==> inputs of amber <==
Design tt_um_control_top, start of the top module:
module tt_um_control_top #(
  parameter ADDRW = 24,
  parameter OPCODEW = 2,
  parameter REQ_QDEPTH = 4,
  parameter COMP_QDEPTH = 4
  ) (
    input  wire       ena,       
    input  wire       clk,       
    input  wire       rst_n,     
    input  wire [7:0] ui_in, 
    output wire [7:0] uo_out, 
    input  wire [7:0] uio_in,     
    output wire [7:0] uio_out, 
    output wire [7:0] uio_oe      
);
  wire [7:0] in_bus = ui_in | uio_in;
  wire mosi = in_bus[0];
  wire spi_clk = in_bus[1];
  wire cs_n = in_bus[2];
  wire bus_ready = in_bus[3];
  wire [2:0] ack_in = in_bus[6:4];   
  wire miso;
  wire [7:0] data_bus_out;
  wire data_bus_valid;
  wire [7:0] out_bus;
  assign out_bus[0] = miso;
  assign out_bus[6:1] = data_bus_out[6:1];
  assign out_bus[7] = data_bus_valid;
  assign uio_out = out_bus;
  assign uo_out = out_bus;
  assign uio_oe = 8'b0 & {8{&{1'b0, ena, in_bus[7], data_bus_out[7], data_bus_out[0], 
                              valid, serializer_err, curr_mode_top, counter_top}}};
  localparam AES_INSTRW = 3*ADDRW + OPCODEW;
  localparam SHA_INSTRW = 2*ADDRW + OPCODEW;
  wire valid;
  wire [OPCODEW-1:0] opcode;
  wire [ADDRW-1:0] key_addr;
  wire [ADDRW-1:0] text_addr;
  wire [ADDRW-1:0] dest_addr;
  wire req_q_valid;
  deserializer #(.ADDRW(ADDRW), .OPCODEW(OPCODEW)) 
  deserializer_inst(.clk(clk), .rst_n(rst_n), .spi_clk(spi_clk), .mosi(mosi), .cs_n(cs_n), 
                    .aes_ready_in(aes_queue_ready), .sha_ready_in(sha_queue_ready), 
                    .valid(valid), .opcode(opcode), .key_addr(key_addr), .text_addr(text_addr), 
                    .dest_addr(dest_addr), .valid_out(req_q_valid));
  wire aes_fsm_ready, sha_fsm_ready;
  wire [AES_INSTRW-1:0] instr_aes;
  ...
clock: 3.44 ns
lec_check: 0
abc_area: 1
cap_margin: 20
core_aspect_ratio: 0.51
core_margin: 2
core_utilization: 51
place_density: 0.6
setup_slack_margin: 0.18
slew_margin: 20
run.sh (not shown) runs the stock make flow with config.mk's settings and CLKGATE_MAP_FILE=.
==> umber (differences from amber) <==
- ABC_AREA: 1 -> not set
- CORE_ASPECT_RATIO: 0.51 -> not set
- CORE_UTILIZATION: 51 -> 64
- PLACE_DENSITY: 0.6 -> not set
- SETUP_SLACK_MARGIN: 0.18 -> not set
==> flow/constraint.sdc (replaced) <==
create_clock -name core_clock -period 14.7 [get_ports {clk}]
set_input_delay 2.9400 -clock core_clock [delete_from_list [all_inputs] [get_ports {clk}]]
set_output_delay 2.9400 -clock core_clock [all_outputs]
set_load 0.01 [all_outputs]
==> delta (differences from amber) <==
- CORE_ASPECT_RATIO: 0.51 -> not set
- CORE_UTILIZATION: 51 -> 72
- CTS_CLUSTER_DIAMETER: not set -> 397
- CTS_CLUSTER_SIZE: not set -> 10
- PLACE_DENSITY: 0.6 -> not set
- SETUP_SLACK_MARGIN: 0.18 -> 0.96
==> flow/constraint.sdc (replaced) <==
create_clock -name core_clock -period 3.27 [get_ports {clk}]
set_input_delay 0.6540 -clock core_clock [delete_from_list [all_inputs] [get_ports {clk}]]
set_output_delay 0.6540 -clock core_clock [all_outputs]
set_load 0.01 [all_outputs]
==> willow (differences from amber) <==
- ABC_AREA: 1 -> not set
- CORE_ASPECT_RATIO: 0.51 -> not set
- CORE_UTILIZATION: 51 -> 70
- PLACE_DENSITY: 0.6 -> not set
- PLACE_DENSITY_LB_ADDON: not set -> 0.03
- SETUP_SLACK_MARGIN: 0.18 -> 1.09
==> flow/constraint.sdc (replaced) <==
create_clock -name core_clock -period 4.31 [get_ports {clk}]
set_input_delay 0.8620 -clock core_clock [delete_from_list [all_inputs] [get_ports {clk}]]
set_output_delay 0.8620 -clock core_clock [all_outputs]
set_load 0.01 [all_outputs]
==> flow_summary.json <==
{
  "run_status": "complete, no violations",
  "fin_worst_skew_ns": 0.0232,
  "fin_crit_ns": 2.98,
  "wl_met1_mm": 40.5,
  "grt_use_met3_pct": 8.79,
  "switching_share_pct": 34.6,
  "power_mw": 32.3,
  "simple_gate_share_pct": 16.4,
  "max_freq_mhz": 335,
  "syn_area_per_cell_sq_um": 8.67
}
The numbers above come from delta.

==> flow_summary.json <==
{
  "fin_worst_skew_ns": 0.0190,
  "switching_share_pct": 31.2,
  "max_freq_mhz": 148,
  "run_status": "complete, no violations",
  "grt_use_met3_pct": 4.36,
  "nFillCells": 3837,
  "syn_area_per_cell_sq_um": 12.9,
  "required_ns": 11.76,
  "fin_crit_ns": 6.75,
  "wl_met1_mm": 36.0
}
The numbers above come from umber.

==> flow_summary.json <==
{
  "run_status": "complete, no violations",
  "mux_area_share_pct": 0,
  "grt_use_met3_pct": 6.72,
  "fin_crit_ns": 3.19,
  "met1_usage_pct": 52.6,
  "syn_area_per_cell_sq_um": 8.67,
  "fin_worst_skew_ns": 0.0249,
  "max_freq_mhz": 313
}
The numbers above come from amber.

==> flow_summary.json <==
{
  "wl_met1_mm": 34.9,
  "power_mw": 21.2,
  "fin_worst_skew_ns": 0.0247,
  "fin_crit_ns": 3.54,
  "syn_area_per_cell_sq_um": 12.9,
  "run_status": "complete, no violations",
  "simple_gate_share_pct": 5.76,
  "switching_share_pct": 32.0
}
The numbers above come from willow.



==> inputs of run a <==
tt_um_control_top again, from the RTL that the note above started with.
clock: 5.14 ns
lec_check: 0
abc_area: 0
cap_margin: 25
core_aspect_ratio: 0.52
core_margin: 5
core_utilization: 40
cts_cluster_size: 95
place_density: 0.65
setup_slack_margin: 0.3
slew_margin: 20
==> run b: changes against run a <==
==> flow/config.mk (replaced) <==
export PLATFORM = sky130hd
export DESIGN_NAME = tt_um_control_top
export DESIGN_NICKNAME = tt_um_control_top
export VERILOG_FILES = /design/flow/design.v
export SDC_FILE = /design/flow/constraint.sdc
export NUM_CORES = 4
export LEC_CHECK = 0
export ABC_AREA = 1
export CAP_MARGIN = 20
export CORE_MARGIN = 2
export CORE_UTILIZATION = 72
export CTS_CLUSTER_SIZE = 23
export HOLD_SLACK_MARGIN = 0.3
export PLACE_DENSITY_LB_ADDON = 0.2
export SETUP_SLACK_MARGIN = 0.89
export SLEW_MARGIN = 20
==> flow/constraint.sdc (replaced) <==
create_clock -name core_clock -period 3.26 [get_ports {clk}]
set_input_delay 0.6520 -clock core_clock [delete_from_list [all_inputs] [get_ports {clk}]]
set_output_delay 0.6520 -clock core_clock [all_outputs]
set_load 0.01 [all_outputs]
==> run c: changes against run a <==
==> flow/config.mk (replaced) <==
export PLATFORM = sky130hd
export DESIGN_NAME = tt_um_control_top
export DESIGN_NICKNAME = tt_um_control_top
export VERILOG_FILES = /design/flow/design.v
export SDC_FILE = /design/flow/constraint.sdc
export NUM_CORES = 4
export LEC_CHECK = 0
export ABC_AREA = 1
export CAP_MARGIN = 20
export CELL_PAD_IN_SITES_DETAIL_PLACEMENT = 1
export CORE_ASPECT_RATIO = 0.6
export CORE_MARGIN = 2
export CORE_UTILIZATION = 40
export CTS_CLUSTER_SIZE = 98
export HOLD_SLACK_MARGIN = 0.19
export SLEW_MARGIN = 20
export TNS_END_PERCENT = 75
==> flow/constraint.sdc (replaced) <==
create_clock -name core_clock -period 10.0 [get_ports {clk}]
set_input_delay 2.0000 -clock core_clock [delete_from_list [all_inputs] [get_ports {clk}]]
set_output_delay 2.0000 -clock core_clock [all_outputs]
set_load 0.01 [all_outputs]
==> results <==
quantity	run b	run a	run c
Outcome	complete, no violations	complete, no violations	complete, no violations
Crit Path Max Fanout	5	19	24
Sequential group power	13.5 mW	7.66 mW	4.41 mW
Chip width	232.2 um	425.2 um	399.3 um
Final hold slack	289.5 ps	294.0 ps	359.9 ps
Worst path slowest cell	dfrtp_1	or2_1	ha_1
Biggest cell delay along the critical path	450 ps	680 ps	630 ps
Final layout net count	4,302	2,781	4,241
Combinational fraction of design power	28.9%	22.1%	27.5%
Routed wirelength normalized by instance count	20.57 um	23.42 um	22.81 um
Post-synth seq share	58.44%	61.12%	58.44%
Wl on met1	38,740 um	44,070 um	58,960 um
WL met2	47,710 um	39,210 um	52,390 um
Data arrival time at the worst-slack endpoint	2270 ps	3500 ps	4180 ps
Antenna cells	2	0	2
Area taken by flip-flops and latches	21,910 sq um	21,910 sq um	21,910 sq um
Synthesized-area fraction occupied by and/or/nand/nor cells	16.37%	5.758%	16.37%
Std cell rows	83	79	86
Origin of the critical flop-to-flop path	req_queue_inst.shaWriteIdx[1]	req_queue_inst.aesReadIdx[0]	req_queue_inst.aesReadIdx[1]
Placer's final routability congestion estimate	0.9428	0.8260	0.9198
Multi-input combinational gate total	2,724	1,674	2,722
Cycle use final	89.66%	88.13%	61.76%
Number of antenna violations at the first check in global routing	1	0	1
Growth of design area from synthesis to finish	10.90%	10.22%	10.41%
Cell area power density	783.6 nW/um^2	426.5 nW/um^2	257.5 nW/um^2
Switching power share of the total	34.83%	33.40%	36.12%
Power is estimated from default activity; no workload was simulated.
